run 1:
==> flow/design.v (excerpt) <==
module conv(
           input Aclk,
           input rst,
           input [7:0] Xin,
           input [7:0] Kin,
           output reg [7:0] Rout,
           output reg result_done
       );
Size in the first run: ~3100 cells after synthesis, roughly 130 flip-flops.
Settings: LEC_CHECK=0, ABC_AREA=1, CAP_MARGIN=20, CORE_MARGIN=2, CORE_UTILIZATION=72, CTS_CLUSTER_SIZE=100, PLACE_DENSITY=0.4, SETUP_SLACK_MARGIN=1.34, SLEW_MARGIN=20, TNS_END_PERCENT=15; clock period 5.62 ns.
run.sh (not shown) runs the stock make flow with config.mk's settings and CLKGATE_MAP_FILE=.
Completing all stages was not enough for run 1: its layout failed the final checks because of setup timing.
Here is what was changed in the inputs of run 3 compared with run 1.
--- a/flow/config.mk
+++ b/flow/config.mk
@@ -9,8 +9,4 @@
 export CAP_MARGIN = 20
 export CORE_MARGIN = 2
-export CORE_UTILIZATION = 72
-export CTS_CLUSTER_SIZE = 100
-export PLACE_DENSITY = 0.4
-export SETUP_SLACK_MARGIN = 1.34
+export CORE_UTILIZATION = 58
 export SLEW_MARGIN = 20
-export TNS_END_PERCENT = 15
==> flow/constraint.sdc <==
create_clock -name core_clock -period 8.23 [get_ports {Aclk}]
set_input_delay 1.6460 -clock core_clock [delete_from_list [all_inputs] [get_ports {Aclk}]]
set_output_delay 1.6460 -clock core_clock [all_outputs]
set_load 0.01 [all_outputs]
No stage failed in run 3, and the final checks on the layout all came back clean. Although run 1 finished all stages, its layout failed final checks on setup timing. Relative to run 1, run 3 degrades area of the core. In the reports for run 1 and run 3, the larger non-clock buffer count belongs to run 1. Run 3 vs run 1, cell type of the slowest stage on the worst timing path: sky130_fd_sc_hd__edfxtp_1 vs sky130_fd_sc_hd__fa_1. Run 3 falls short of run 1 in remaining max-slew budget at the tightest pin. Compared with run 1, run 3 ends up with less cell area.

========
== v24 ==
conv again, from the RTL that the note above started with.
==> flow/config.mk <==
export PLATFORM = sky130hd
export DESIGN_NAME = conv
export DESIGN_NICKNAME = conv
export VERILOG_FILES = /design/flow/design.v
export SDC_FILE = /design/flow/constraint.sdc
export NUM_CORES = 4
export LEC_CHECK = 0
export ABC_AREA = 1
export CAP_MARGIN = 15
export CORE_MARGIN = 10
export CORE_UTILIZATION = 40
export MAX_ROUTING_LAYER = met4
export SLEW_MARGIN = 20
==> flow/constraint.sdc <==
create_clock -name core_clock -period 4.33 [get_ports {Aclk}]
set_input_delay 0.8660 -clock core_clock [delete_from_list [all_inputs] [get_ports {Aclk}]]
set_output_delay 0.8660 -clock core_clock [all_outputs]
set_load 0.01 [all_outputs]
The layout from v24, despite a flow that completed every stage, fails the layout checks, with the failing checks listed as negative setup slack.
For v3, these inputs were changed with respect to v24:
==> flow/config.mk <==
export PLATFORM = sky130hd
export DESIGN_NAME = conv
export DESIGN_NICKNAME = conv
export VERILOG_FILES = /design/flow/design.v
export SDC_FILE = /design/flow/constraint.sdc
export NUM_CORES = 4
export LEC_CHECK = 0
export CAP_MARGIN = 20
export CORE_MARGIN = 2
export CORE_UTILIZATION = 40
export SLEW_MARGIN = 20
==> flow/constraint.sdc <==
create_clock -name core_clock -period 10.0 [get_ports {Aclk}]
set_input_delay 2.0000 -clock core_clock [delete_from_list [all_inputs] [get_ports {Aclk}]]
set_output_delay 2.0000 -clock core_clock [all_outputs]
set_load 0.01 [all_outputs]
==> comparison <==
v24 and v3: one clean run, v3; the rest did not finish clean.
In v3, the non-filler instance count after layout came out 1183 below the value in v24.
From v24 to v3 the numbers moved as follows: total nets after synthesis has decreased.
v3 vs. v24: quantity of gates resized following cts went down by 28.
Relative to v24, the cell area after technology mapping of v3 is lower by 7.2%.
Diff v24 -> v3: total number of nets in the final design lower, transition time at the pin with the least slew margin higher.
v3 against v24: register clock-pin slew on the reported worst setup and hold paths ~0 delta.
### v3 -> v21
-- flow/config.mk --
<<< v3, line 6
export NUM_CORES = 4
export LEC_CHECK = 0
export CAP_MARGIN = 20
export CORE_MARGIN = 2
export CORE_UTILIZATION = 40
export SLEW_MARGIN = 20
>>> v21, line 6
export NUM_CORES = 4
export LEC_CHECK = 0
export ABC_AREA = 0
export CAP_MARGIN = 25
export CORE_MARGIN = 2
export CORE_UTILIZATION = 21
export GPL_ROUTABILITY_DRIVEN = 0
export SLEW_MARGIN = 20
Results
- Lower final critical delay including setup and external delays goes to v21 over v3.
- Compared with v3, v21 shows a number of logic stages on the critical path including buffering that is 1 lower.
- v21 ended up with a higher cell area than v3 did.
- In v21 relative to v3, chip width had gone up by more than a quarter.
#### Input delta (v53 over v21)
==> flow/config.mk <==
export PLATFORM = sky130hd
export DESIGN_NAME = conv
export DESIGN_NICKNAME = conv
export VERILOG_FILES = /design/flow/design.v
export SDC_FILE = /design/flow/constraint.sdc
export NUM_CORES = 4
export LEC_CHECK = 0
export CAP_MARGIN = 20
export CORE_ASPECT_RATIO = 0.5
export CORE_MARGIN = 2
export CORE_UTILIZATION = 69
export CTS_CLUSTER_DIAMETER = 230
export CTS_CLUSTER_SIZE = 42
export PLACE_DENSITY_LB_ADDON = 0.3
export SLEW_MARGIN = 20
export TNS_END_PERCENT = 10
==> comparison <==
Diff v21 -> v53: routed wire length dropped 5.5%. Violation tally from detailed-route iteration zero for v53: 60% up relative to v21. Cell count: v53 lower than v21. Compared to v21, v53 has stage delay of the slowest cell on the critical path 160 ps lower. Summary — die area, v53 relative to v21: lower, by about 70%. Sequential portion of the cell area: v53 vs v21 up 0.86 points.

========
The RTL this note starts from:
==> flow/design.v <==
`timescale 1ns/100ps
module conv(
           input Aclk,
           input rst,
           input [7:0] Xin,
           input [7:0] Kin,
           output reg [7:0] Rout,
           output reg result_done
       );
reg [7:0] pattern [9-1:0];
reg [4:0] daddr;
wire pattern_done;
reg [7:0] kernel [4-1:0];
reg [4:0] kaddr;
wire kernel_done;
reg [7:0] result [4-1:0];
reg [4:0] out_cnt;
integer i;
assign pattern_done = (daddr-1>=9) ? 1'd1 : 1'd0;
always@(posedge Aclk)
begin
    if(rst)
    begin
        for(i=0;i<9;i=i+1)
        begin
            pattern[i] <= 7'd0;
        end
        daddr <= 5'd1;   
    end
    else
    begin
        if(pattern_done)
        begin
            pattern[daddr] <= pattern[daddr];
            daddr <= daddr;
        end
        else
        begin
            pattern[daddr-1] <= Xin;
            daddr <= daddr + 5'd1;
        end
    end
end
assign kernel_done = (kaddr-1>=4) ? 1'd1 : 1'd0;
always@(posedge Aclk)
begin
    if(rst)
    begin
        for(i=0;i<4;i=i+1)
        begin
            kernel[i] <= 7'd0;
        end
        kaddr <= 5'd1;
    end
    else
    begin
        if(kernel_done)
        begin
            kernel[kaddr] <= kernel[kaddr];
            kaddr <= kaddr;
        end
        else
        begin
            kernel[kaddr-1] <= Kin;
            kaddr <= kaddr + 5'd1;
        end
    end
end
always@(*)
begin
    if(rst)
    begin
        for(i=0;i<4;i=i+1)
        begin
            result[i] = 7'd0;
        end
    end
    else
    begin
        if(pattern_done & kernel_done)
        begin
            result[0] = pattern[0]*kernel[0] + pattern[1]*kernel[1] + pattern[3]*kernel[2] + pattern[4]*kernel[3];
            result[1] = pattern[1]*kernel[0] + pattern[2]*kernel[1] + pattern[4]*kernel[2] + pattern[5]*kernel[3];
            result[2] = pattern[3]*kernel[0] + pattern[4]*kernel[1] + pattern[6]*kernel[2] + pattern[7]*kernel[3];
            result[3] = pattern[4]*kernel[0] + pattern[5]*kernel[1] + pattern[7]*kernel[2] + pattern[8]*kernel[3];
        end
        else
        begin
            for(i=0;i<4;i=i+1)
            begin
                result[i] = 7'd0;
            end
        end
    end
end
always@(posedge Aclk)
begin
    if(rst)
    begin
        result_done <= 1'd0;
    end
    else
    begin
        if(pattern_done & kernel_done)
        begin
            result_done <= 1'd1;
        end
        else
        begin
            result_done <= result_done;
        end
    end
end
always@(posedge Aclk)
begin
    if(rst)
    begin
        Rout <= 7'd0;
        out_cnt <= 5'd1;
    end
    else
    begin
        if(pattern_done & kernel_done)
        begin
            out_cnt <= out_cnt + 5'd1;
            Rout <= result[out_cnt-1];
        end
        else
        begin
            out_cnt <= 5'd1;
            Rout <= 5'd0;
        end
    end
end
endmodule
==> flow/config.mk <==
export PLATFORM = sky130hd
export DESIGN_NAME = conv
export DESIGN_NICKNAME = conv
export VERILOG_FILES = /design/flow/design.v
export SDC_FILE = /design/flow/constraint.sdc
export NUM_CORES = 4
export LEC_CHECK = 0
export CAP_MARGIN = 40
export CELL_PAD_IN_SITES_GLOBAL_PLACEMENT = 2
export CORE_MARGIN = 10
export CORE_UTILIZATION = 26
export CTS_CLUSTER_DIAMETER = 129
export PLACE_DENSITY = 0.8
export SETUP_SLACK_MARGIN = -0.2
export SLEW_MARGIN = 25
==> flow/constraint.sdc <==
create_clock -name core_clock -period 4.76 [get_ports {Aclk}]
set_input_delay 0.9520 -clock core_clock [delete_from_list [all_inputs] [get_ports {Aclk}]]
set_output_delay 0.9520 -clock core_clock [all_outputs]
set_load 0.01 [all_outputs]
The first run finished with negative setup slack left.
Then changed:
==> flow/config.mk (replaced) <==
export PLATFORM = sky130hd
export DESIGN_NAME = conv
export DESIGN_NICKNAME = conv
export VERILOG_FILES = /design/flow/design.v
export SDC_FILE = /design/flow/constraint.sdc
export NUM_CORES = 4
export LEC_CHECK = 0
export ABC_AREA = 1
export CAP_MARGIN = 20
export CORE_MARGIN = 2
export CORE_UTILIZATION = 21
export SLEW_MARGIN = 20
==> flow/constraint.sdc (replaced) <==
create_clock -name core_clock -period 10.0 [get_ports {Aclk}]
set_input_delay 2.0000 -clock core_clock [delete_from_list [all_inputs] [get_ports {Aclk}]]
set_output_delay 2.0000 -clock core_clock [all_outputs]
set_load 0.01 [all_outputs]
=> With this change the flow completed with no timing, DRC or antenna violations. Worst setup slack improves by 4.6 ns. Utilization went down by 8.9 points. Routed wire length came out higher by 4.8%. Maximum frequency shrinks by 8.1%. Design area decreases by 2.8%.
Then changed:
--- a/flow/config.mk
+++ b/flow/config.mk
@@ -6,7 +6,10 @@
 export NUM_CORES = 4
 export LEC_CHECK = 0
-export ABC_AREA = 1
 export CAP_MARGIN = 20
 export CORE_MARGIN = 2
-export CORE_UTILIZATION = 21
+export CORE_UTILIZATION = 69
+export CTS_CLUSTER_DIAMETER = 252
+export CTS_CLUSTER_SIZE = 100
+export SETUP_SLACK_MARGIN = 1.87
 export SLEW_MARGIN = 20
+export TNS_END_PERCENT = 10
Result:
- setup slack gets worse by 0.16 ns
- final area fell by about 11%
- via count fell by about 18%
- maximum frequency fell by 2.2%
- clock-buffer cell count is unchanged
- hold slack gets better by 0.045 ns
- wire length fell by 18%
- global-route usage rose by 25 points
- final cell count fell by about 40%
- die area fell by about 70%
Then changed:
--- a/flow/config.mk
+++ b/flow/config.mk
@@ -7,9 +7,11 @@
 export LEC_CHECK = 0
 export CAP_MARGIN = 20
+export CORE_ASPECT_RATIO = 0.5
 export CORE_MARGIN = 2
-export CORE_UTILIZATION = 69
-export CTS_CLUSTER_DIAMETER = 252
+export CORE_UTILIZATION = 46
+export CTS_CLUSTER_DIAMETER = 230
 export CTS_CLUSTER_SIZE = 100
-export SETUP_SLACK_MARGIN = 1.87
+export HOLD_SLACK_MARGIN = 0.15
+export PLACE_DENSITY_LB_ADDON = 0.3
 export SLEW_MARGIN = 20
 export TNS_END_PERCENT = 10
Result: The new run produced a clean layout; setup slack loses 0.17 ns; first-iteration DRC count is about the same.
